==> run X: inputs <==
==> flow/design.v <==
module cordic_pipelined #(
    parameter MODE                    = 0,      
    parameter STAGES                  = 16,
    parameter CORDIC_WIDTH            = 16,
    parameter CORDIC_INTERNAL_WIDTH   = 20,
    parameter SFIXED_ZERO             = 32'd0,
    parameter SFIXED_PI               = 32'h3243F6A8,
    parameter SFIXED_PI_OVER_2        = 32'h1921FB54,
    parameter SFIXED_TWO_PI           = 32'h6487ED51
)(
    input  wire                                clk,
    input  wire                                rst,
    input  wire                                valid_in,
    input  wire  signed [CORDIC_WIDTH-1:0]      x_in,
    input  wire  signed [CORDIC_WIDTH-1:0]      y_in,
    input  wire  signed [CORDIC_INTERNAL_WIDTH-1:0] z_in,
    output reg                                 valid_out,
    output wire signed [CORDIC_WIDTH-1:0]      x_out,
    output wire signed [CORDIC_WIDTH-1:0]      y_out,
    output wire signed [CORDIC_WIDTH-1:0]      z_out
);
    wire signed [31:0] ANGLES [0:31];
    assign ANGLES[0]  = 32'h0000C90F;
    assign ANGLES[1]  = 32'h000076B1;
    assign ANGLES[2]  = 32'h00003EB6;
    assign ANGLES[3]  = 32'h00001FD5;
    assign ANGLES[4]  = 32'h00000FFA;
	 assign ANGLES[5]  = 32'h000007FF;
    assign ANGLES[6]  = 32'h000003FF;
    assign ANGLES[7]  = 32'h000001FF;
    assign ANGLES[8]  = 32'h000000FF;
    assign ANGLES[9]  = 32'h0000007F;
    assign ANGLES[10] = 32'h0000003F;
    assign ANGLES[11] = 32'h0000001F;
	  assign ANGLES[12] = 32'h0000000F;
    assign ANGLES[13] = 32'h00000007;
    assign ANGLES[14] = 32'h00000003;
    assign ANGLES[15] = 32'h00000001;
    assign ANGLES[16] = 32'h00000000;
    assign ANGLES[17] = 32'h00000000;
    assign ANGLES[18] = 32'h00000000;
	  assign ANGLES[19] = 32'h00000000;
    assign ANGLES[20] = 32'h00000000;
    assign ANGLES[21] = 32'h00000000;
    assign ANGLES[22] = 32'h00000000;
    assign ANGLES[23] = 32'h00000000;
    assign ANGLES[24] = 32'h00000000;
    assign ANGLES[25] = 32'h00000000;
    assign ANGLES[26] = 32'h00000000;
    assign ANGLES[27] = 32'h00000000;
	  assign ANGLES[28] = 32'h00000000;
    assign ANGLES[29] = 32'h00000000;
    assign ANGLES[30] = 32'h00000000;
    assign ANGLES[31] = 32'h00000000;
	  reg signed [CORDIC_INTERNAL_WIDTH-1:0] x_pipe [0:STAGES];
    reg signed [CORDIC_INTERNAL_WIDTH-1:0] y_pipe [0:STAGES];
    reg signed [CORDIC_INTERNAL_WIDTH-1:0] z_pipe [0:STAGES];
    reg [1:0]  quadrant_stages [0:STAGES];
    reg        valid_pipe      [0:STAGES];
    reg signed [CORDIC_INTERNAL_WIDTH-1:0] x_corrected,y_corrected,z_wrapped;
    localparam [31:0] PI_SH         = SFIXED_PI        >> 12;
    localparam [31:0] PI_OVER_2_SH  = SFIXED_PI_OVER_2 >> 12;
    localparam [31:0] TWO_PI_SH     = SFIXED_TWO_PI    >> 12;
    localparam signed [CORDIC_INTERNAL_WIDTH-1:0] Z_ZERO      = 0;
    localparam signed [CORDIC_INTERNAL_WIDTH-1:0] Z_PI        = PI_SH[CORDIC_INTERNAL_WIDTH-1:0];
    localparam signed [CORDIC_INTERNAL_WIDTH-1:0] Z_PI_OVER_2 = PI_OVER_2_SH[CORDIC_INTERNAL_WIDTH-1:0];
    localparam signed [CORDIC_INTERNAL_WIDTH-1:0] Z_TWO_PI    = TWO_PI_SH[CORDIC_INTERNAL_WIDTH-1:0];
    always @(posedge clk) begin
      if (rst) begin
         x_pipe[0] <= 0; y_pipe[0] <= 0; z_pipe[0] <= 0;
         quadrant_stages[0] <= 2'b00;
         valid_pipe[0] <= 0;
      end else begin
         z_wrapped = z_in;
         if (z_wrapped >  Z_PI)   z_wrapped =  z_wrapped-Z_TWO_PI;
         else if (z_wrapped <= -Z_PI) z_wrapped =  z_wrapped+Z_TWO_PI;
         if((z_wrapped>=Z_ZERO)&&(z_wrapped<=Z_PI_OVER_2)) begin
            quadrant_stages[0]<=2'b00;  z_pipe[0]<=z_wrapped;
         end
			else if((z_wrapped>Z_PI_OVER_2)&&((z_wrapped<=Z_PI)||(z_wrapped>= -Z_PI_OVER_2))) begin
            quadrant_stages[0]<=2'b01;  z_pipe[0]<=Z_PI-z_wrapped;
         end
         else if((z_wrapped<Z_ZERO)&&(z_wrapped>=-Z_PI_OVER_2)) begin
            quadrant_stages[0]<=2'b11;  z_pipe[0]<= -z_wrapped;
         end
			else begin
            quadrant_stages[0]<=2'b10;  z_pipe[0]<= -(Z_PI+z_wrapped);
         end
         x_pipe[0] <= {{(CORDIC_INTERNAL_WIDTH-CORDIC_WIDTH){x_in[CORDIC_WIDTH-1]}},x_in};
         y_pipe[0] <= {{(CORDIC_INTERNAL_WIDTH-CORDIC_WIDTH){y_in[CORDIC_WIDTH-1]}},y_in};
         valid_pipe[0] <= valid_in;
      end
   end
   genvar i;
   generate
      for (i=0; i<STAGES; i=i+1) begin : STAGES_GEN
         reg signed [CORDIC_INTERNAL_WIDTH-1:0] angle, dx, dy;
         reg sigma;
         always @(posedge clk) begin
           angle = ANGLES[i];
           sigma = (MODE==0) ? z_pipe[i][CORDIC_INTERNAL_WIDTH-1] : y_pipe[i][CORDIC_INTERNAL_WIDTH-1];
            dx    = (y_pipe[i] >>> i);
            dy    = (x_pipe[i] >>> i);
            if (sigma==0) begin
               x_pipe[i+1] <= x_pipe[i] - dx;
               y_pipe[i+1] <= y_pipe[i] + dy;
               z_pipe[i+1] <= z_pipe[i] - angle;
            end else begin
              x_pipe[i+1] <= x_pipe[i] + dx;
               y_pipe[i+1] <= y_pipe[i] - dy;
               z_pipe[i+1] <= z_pipe[i] + angle;
            end
            valid_pipe[i+1]      <= rst ? 1'b0 : valid_pipe[i];
            quadrant_stages[i+1] <= quadrant_stages[i];
         end
      end
   endgenerate
	 always @(posedge clk) begin
      case(quadrant_stages[STAGES])
         2'b00:  begin x_corrected <=  x_pipe[STAGES]; y_corrected <= y_pipe[STAGES]; end
         2'b11:  begin x_corrected <=  x_pipe[STAGES]; y_corrected <= -y_pipe[STAGES];end
         default:begin x_corrected <= -x_pipe[STAGES]; y_corrected <=  y_pipe[STAGES];end
      endcase
      valid_out <= rst ? 1'b0 : valid_pipe[STAGES];
   end
   assign x_out = x_corrected[CORDIC_WIDTH-1:0];
   assign y_out = y_corrected[CORDIC_WIDTH-1:0];
   assign z_out = z_pipe[STAGES][CORDIC_WIDTH-1:0];
endmodule
module cordic_oscillator #(
    parameter SFIXED_WIDTH = 32,            
    parameter CORDIC_WIDTH = 16,            
    parameter SFIXED_TWO_PI = 32'h6487ED51,          
    parameter SFIXED_ZERO   = 32'd0,
    parameter CORDIC_GAIN   = 16'h26DD           
	 )(
    input  wire                      clk,
    input  wire                      rst,
    input  wire                      ce,
    input  wire signed [SFIXED_WIDTH-1:0] tuning_word,
    output wire signed [CORDIC_WIDTH-1:0] sin_out,
    output wire signed [CORDIC_WIDTH-1:0] cos_out,
    output wire                      valid_out
);
    reg signed [SFIXED_WIDTH-1:0] phase_acc;
    reg signed [SFIXED_WIDTH-1:0] next_phase;
    localparam signed [SFIXED_WIDTH-1:0] TWO_PI_S = SFIXED_TWO_PI;
    always @(posedge clk) begin
        if (rst) begin
            phase_acc <= {SFIXED_WIDTH{1'b0}};
        end
		  else if (ce) begin
            next_phase = phase_acc + tuning_word;
            if (next_phase >= TWO_PI_S)
                phase_acc <= next_phase - TWO_PI_S;
            else if (next_phase < 0)
                phase_acc <= next_phase + TWO_PI_S;
            else
                phase_acc <= next_phase;
        end
    end
    wire signed [CORDIC_WIDTH-1:0] x_fixed  = CORDIC_GAIN;   
    wire signed [CORDIC_WIDTH-1:0] y_fixed  = {CORDIC_WIDTH{1'b0}};
    wire signed [CORDIC_WIDTH-1:0] x_out;
    wire signed [CORDIC_WIDTH-1:0] y_out;
    wire        valid_pipe;
	 cordic_pipelined cordic_inst (
        .clk       (clk),
        .rst       (rst),
        .x_in      (x_fixed),
        .y_in      (y_fixed),
        .z_in      (phase_acc[31:12]),
        .x_out     (x_out),
        .y_out     (y_out),
        .z_out     (),           
        .valid_in  (1'b1),
        .valid_out (valid_pipe)
    );
    assign sin_out   = y_out;
    assign cos_out   = x_out;
    assign valid_out = valid_pipe;
endmodule
==> flow/run.sh <==
#!/bin/bash
# the make line also repeats each setting of config.mk as NAME=value (left out here)
make -C /OpenROAD-flow-scripts/flow DESIGN_CONFIG=/design/flow/config.mk WORK_HOME=/design/flow/orfs CLKGATE_MAP_FILE= finish
==> flow/config.mk <==
export PLATFORM = sky130hd
export DESIGN_NAME = cordic_oscillator
export DESIGN_NICKNAME = cordic_oscillator
export VERILOG_FILES = /design/flow/design.v
export SDC_FILE = /design/flow/constraint.sdc
export NUM_CORES = 4
export LEC_CHECK = 0
export CAP_MARGIN = 20
export CELL_PAD_IN_SITES_GLOBAL_PLACEMENT = 3
export CORE_MARGIN = 2
export CORE_UTILIZATION = 40
export CTS_CLUSTER_SIZE = 95
export GPL_TIMING_DRIVEN = 0
export SLEW_MARGIN = 20
==> flow/constraint.sdc <==
create_clock -name core_clock -period 5.5 [get_ports {clk}]
set_input_delay 1.1000 -clock core_clock [delete_from_list [all_inputs] [get_ports {clk}]]
set_output_delay 1.1000 -clock core_clock [all_outputs]
set_load 0.01 [all_outputs]
==> run Z (differences from run X) <==
==> flow/config.mk (replaced) <==
export PLATFORM = sky130hd
export DESIGN_NAME = cordic_oscillator
export DESIGN_NICKNAME = cordic_oscillator
export VERILOG_FILES = /design/flow/design.v
export SDC_FILE = /design/flow/constraint.sdc
export NUM_CORES = 4
export LEC_CHECK = 0
export ABC_AREA = 1
export CAP_MARGIN = 20
export CELL_PAD_IN_SITES_GLOBAL_PLACEMENT = 1
export CORE_MARGIN = 2
export CORE_UTILIZATION = 15
export CTS_CLUSTER_DIAMETER = 125
export GPL_ROUTABILITY_DRIVEN = 1
export GPL_TIMING_DRIVEN = 0
export PLACE_DENSITY_LB_ADDON = 0.28
export SETUP_SLACK_MARGIN = -0.71
export SLEW_MARGIN = 20
==> flow/constraint.sdc (replaced) <==
create_clock -name core_clock -period 8.41 [get_ports {clk}]
set_input_delay 1.6820 -clock core_clock [delete_from_list [all_inputs] [get_ports {clk}]]
set_output_delay 1.6820 -clock core_clock [all_outputs]
set_load 0.01 [all_outputs]
==> reports/results.tsv <==
stage	metric	value	unit
run_status	status	finished clean	
clocking	insertion_delay	880	ps
yosys	synth_area	70200	um^2
yosys	synth_dominant_cell_count	nand2_1	
sta	fin_skew	99.0	ps
clocking	cts_buffers	137	
placement	dp.cells	15500	
grt	gr-usage-met1	0.116	
layout	final_area	83000	um^2
worst_setup_path	crit_end	phase_acc[12]	
layout	sh_comb_area	0.551	
clocking	cts_resized	0	
layout	area_growth	18.3	%
worst_setup_path	cp_num_cells	30	
yosys	synthAoiAreaFrac	0.131	
layout	final-nonclk-buf-share	0.0149	
layout	fillers	53200	
Source of the figures above: run Z

==> reports/results.tsv <==
stage	metric	value	unit
run_status	status	finished clean	
grt	use_met3	0.0280	
layout	fillers	17200	
layout	final_area	76400	um^2
clocking	cts_resized	7	
worst_setup_path	crit_end	phase_acc[19]	
sta	fin_skew	41.0	ps
yosys	synth_area	68600	um^2
sta	period_minus_slack	5320	ps
clocking	cts_buffers	118	
floorplan	io_pins	68	
yosys	synth_dominant_cell_count	dfxtp_1	
clocking	insertion_delay	750	ps
layout	area_growth	11.3	%
placement	dp.cells	10200	
grt	gr-usage-met1	0.280	
worst_setup_path	cp_num_cells	18	
Source of the figures above: run X



==> v5: inputs <==
Starts from the design.v that is shown in full above.
clock: 5.14 ns
lec_check: 0
cap_margin: 20
core_margin: 2
core_utilization: 72
place_density_lb_addon: 0.23
setup_slack_margin: 1.49
slew_margin: 20
run.sh (not shown) runs the stock make flow with config.mk's settings and CLKGATE_MAP_FILE=.
==> v28: changes against v5 <==
--- a/flow/config.mk
+++ b/flow/config.mk
@@ -7,7 +7,9 @@
 export LEC_CHECK = 0
 export CAP_MARGIN = 20
 export CORE_MARGIN = 2
-export CORE_UTILIZATION = 72
-export PLACE_DENSITY_LB_ADDON = 0.23
-export SETUP_SLACK_MARGIN = 1.49
+export CORE_UTILIZATION = 71
+export CTS_CLUSTER_DIAMETER = 29
+export CTS_CLUSTER_SIZE = 36
+export GPL_ROUTABILITY_DRIVEN = 1
+export SETUP_SLACK_MARGIN = 0.6
 export SLEW_MARGIN = 20
==> flow/constraint.sdc (replaced) <==
create_clock -name core_clock -period 3.99 [get_ports {clk}]
set_input_delay 0.7980 -clock core_clock [delete_from_list [all_inputs] [get_ports {clk}]]
set_output_delay 0.7980 -clock core_clock [all_outputs]
set_load 0.01 [all_outputs]
==> v24: changes against v5 <==
--- a/flow/config.mk
+++ b/flow/config.mk
@@ -7,7 +7,8 @@
 export LEC_CHECK = 0
 export CAP_MARGIN = 20
 export CORE_MARGIN = 2
-export CORE_UTILIZATION = 72
-export PLACE_DENSITY_LB_ADDON = 0.23
-export SETUP_SLACK_MARGIN = 1.49
+export CORE_UTILIZATION = 70
+export CTS_CLUSTER_DIAMETER = 268
+export CTS_CLUSTER_SIZE = 35
 export SLEW_MARGIN = 20
+export TNS_END_PERCENT = 70
==> flow/constraint.sdc (replaced) <==
create_clock -name core_clock -period 2.62 [get_ports {clk}]
set_input_delay 0.5240 -clock core_clock [delete_from_list [all_inputs] [get_ports {clk}]]
set_output_delay 0.5240 -clock core_clock [all_outputs]
set_load 0.01 [all_outputs]
==> results <==
H-tree depth reported by CTS: v24 -; v5 3; v28 4
Effective utilization at floorplan: v24 70.8%; v5 72.5%; v28 71.3%
Weighted congestion reported at the end of routability-driven placement: v24 0.985; v5 0.920; v28 0.938
Num Clock Sinks: v24 -; v5 1011; v28 1011
Root Buffer: v24 -; v5 sky130_fd_sc_hd__clkbuf_16; v28 sky130_fd_sc_hd__clkbuf_16
Area after detailed placement: v24 90400 um2; v5 71700 um2; v28 74400 um2
Setup bufs post-CTS: v24 -; v5 233; v28 160
Outcome: v24 did not finish; v5 finished clean; v28 did not finish
Last stage reached: v24 clock tree synthesis (4_1_cts); v5 -; v28 global routing (5_1_grt)
Placed cell count: v24 11.4k; v5 9258; v28 9561
Die height: v24 317 um; v5 313 um; v28 315 um
Half-perimeter wire length after detailed placement: v24 193000 um; v5 131000 um; v28 136000 um
Standard-cell rows: v24 114; v5 113; v28 114
CTS Hold Bufs: v24 -; v5 0; v28 0
Core footprint: v24 97000 um2; v5 94700 um2; v28 96300 um2
Die Wd: v24 317 um; v5 313 um; v28 315 um
CTS-repair resized insts: v24 -; v5 617; v28 377
Setup slack after placement: v24 -2090 ps; v5 -99.0 ps; v28 -979 ps
Number of buffers added by the clock tree synthesis step: v24 -; v5 102; v28 207
Area of the chip: v24 101000 um2; v5 97800 um2; v28 99200 um2
CTS max path bufs: v24 -; v5 3; v28 3


==> try-garnet: inputs <==
Starts from the design.v that is shown in full above.
clock: 5.5 ns
lec_check: 0
abc_area: 1
cap_margin: 20
cell_pad_in_sites_global_placement: 0
core_aspect_ratio: 1.69
core_margin: 2
core_utilization: 40
cts_cluster_size: 95
gpl_routability_driven: 0
gpl_timing_driven: 0
max_routing_layer: met4
min_routing_layer: met1
slew_margin: 10
==> try-violet: changes against try-garnet <==
==> flow/config.mk (replaced) <==
export PLATFORM = sky130hd
export DESIGN_NAME = cordic_oscillator
export DESIGN_NICKNAME = cordic_oscillator
export VERILOG_FILES = /design/flow/design.v
export SDC_FILE = /design/flow/constraint.sdc
export NUM_CORES = 4
export LEC_CHECK = 0
export CAP_MARGIN = 20
export CORE_MARGIN = 2
export CORE_UTILIZATION = 70
export CTS_CLUSTER_SIZE = 36
export SETUP_SLACK_MARGIN = -0.27
export SLEW_MARGIN = 20
==> flow/constraint.sdc (replaced) <==
create_clock -name core_clock -period 3.47 [get_ports {clk}]
set_input_delay 0.6940 -clock core_clock [delete_from_list [all_inputs] [get_ports {clk}]]
set_output_delay 0.6940 -clock core_clock [all_outputs]
set_load 0.01 [all_outputs]
==> try-delta: changes against try-garnet <==
==> flow/config.mk (replaced) <==
export PLATFORM = sky130hd
export DESIGN_NAME = cordic_oscillator
export DESIGN_NICKNAME = cordic_oscillator
export VERILOG_FILES = /design/flow/design.v
export SDC_FILE = /design/flow/constraint.sdc
export NUM_CORES = 4
export LEC_CHECK = 0
export CAP_MARGIN = 20
export CORE_MARGIN = 2
export CORE_UTILIZATION = 72
export SETUP_SLACK_MARGIN = 0.62
export SLEW_MARGIN = 20
==> flow/constraint.sdc (replaced) <==
create_clock -name core_clock -period 4.25 [get_ports {clk}]
set_input_delay 0.8500 -clock core_clock [delete_from_list [all_inputs] [get_ports {clk}]]
set_output_delay 0.8500 -clock core_clock [all_outputs]
set_load 0.01 [all_outputs]
==> try-harbor: changes against try-garnet <==
==> flow/config.mk (replaced) <==
export PLATFORM = sky130hd
export DESIGN_NAME = cordic_oscillator
export DESIGN_NICKNAME = cordic_oscillator
export VERILOG_FILES = /design/flow/design.v
export SDC_FILE = /design/flow/constraint.sdc
export NUM_CORES = 4
export LEC_CHECK = 0
export CAP_MARGIN = 20
export CORE_MARGIN = 2
export CORE_UTILIZATION = 65
export SLEW_MARGIN = 20
==> flow/constraint.sdc (replaced) <==
create_clock -name core_clock -period 5.08 [get_ports {clk}]
set_input_delay 1.0160 -clock core_clock [delete_from_list [all_inputs] [get_ports {clk}]]
set_output_delay 1.0160 -clock core_clock [all_outputs]
set_load 0.01 [all_outputs]
==> results <==
try-harbor produced a clean layout. try-violet ran to the end with violations: setup timing. try-garnet finished clean. try-delta completed, yet does not pass: setup timing. First-iteration DRC count: try-delta > try-violet > try-harbor > try-garnet. Via count: try-delta > try-violet > try-garnet > try-harbor. Synthesized cell count is the same in try-violet and try-delta. Critical path depth, highest first: try-garnet, try-violet, try-delta, try-harbor. Clock skew, highest first: try-violet, try-delta, try-garnet, try-harbor. The lowest setup slack belongs to try-violet, the highest to try-garnet. In area after synthesis, try-harbor and try-violet do not differ. Of try-garnet and try-violet, try-garnet has the higher die size (gap about 80%, measured against try-violet). Cell count, lowest first: try-harbor, try-delta, try-violet, try-garnet.
==> figures <==
Outcome: try-garnet finished clean; try-violet failed layout checks; try-harbor finished clean; try-delta failed layout checks
Layout check failures: try-garnet -; try-violet setup timing; try-harbor -; try-delta setup timing
Net Count, Synth: try-garnet 10,260; try-violet 8,925; try-harbor 8,925; try-delta 8,925
GR Layer Usage met2: try-garnet 44.92%; try-violet 69.16%; try-harbor 53.74%; try-delta 66.05%
Post-cts resize count: try-garnet 0; try-violet 189; try-harbor 0; try-delta 401
Initial antenna violation count: try-garnet 3; try-violet 6; try-harbor 0; try-delta 12
Cells after Synth: try-garnet 9,263; try-violet 7,932; try-harbor 7,932; try-delta 7,932
Share of the clock period used by the worst path: try-garnet 91.27%; try-violet 117.6%; try-harbor 93.04%; try-delta 105.0%
Clk_buf instances: try-garnet 133; try-violet 139; try-harbor 151; try-delta 135
Number of tap cells inserted: try-garnet 2,311; try-violet 1,276; try-harbor 1,391; try-delta 1,265
Post-detailed-route wirelength per cell: try-garnet 16.54 um; try-violet 21.07 um; try-harbor 16.98 um; try-delta 23.64 um
Highest metal layer with signal wires: try-garnet met4; try-violet met5; try-harbor met4; try-delta met5
Met3 Usage GRT: try-garnet 2.311%; try-violet 6.293%; try-harbor 3.095%; try-delta 4.969%
Clock Skews: try-garnet 59.76 ps; try-violet 71.83 ps; try-harbor 43.44 ps; try-delta 59.81 ps
Total placed instance area: try-garnet 73,760 um2; try-violet 78,990 um2; try-harbor 71,900 um2; try-delta 73,580 um2
Clock-pin slew reported for the worst setup and hold paths after clock tree synthesis: try-garnet 70 ps; try-violet 60 ps; try-harbor 60 ps; try-delta 70 ps
Ao+oa area frac: try-garnet 13.09%; try-violet 19.85%; try-harbor 19.85%; try-delta 19.85%
Total of plain and repair buffers excluding clock buffers: try-garnet 180; try-violet 1,276; try-harbor 249; try-delta 768
Most frequently used cell type in the post-synthesis netlist: try-garnet nand2_1; try-violet dfxtp_1; try-harbor dfxtp_1; try-delta dfxtp_1
Number of design-rule violations left by the first detailed-router iteration: try-garnet 2,480; try-violet 6,311; try-harbor 3,537; try-delta 7,766
Critical path depth: try-garnet 18; try-violet 16; try-harbor 13; try-delta 15
Adder Area Share: try-garnet 17.56%; try-violet 17.94%; try-harbor 17.94%; try-delta 17.94%
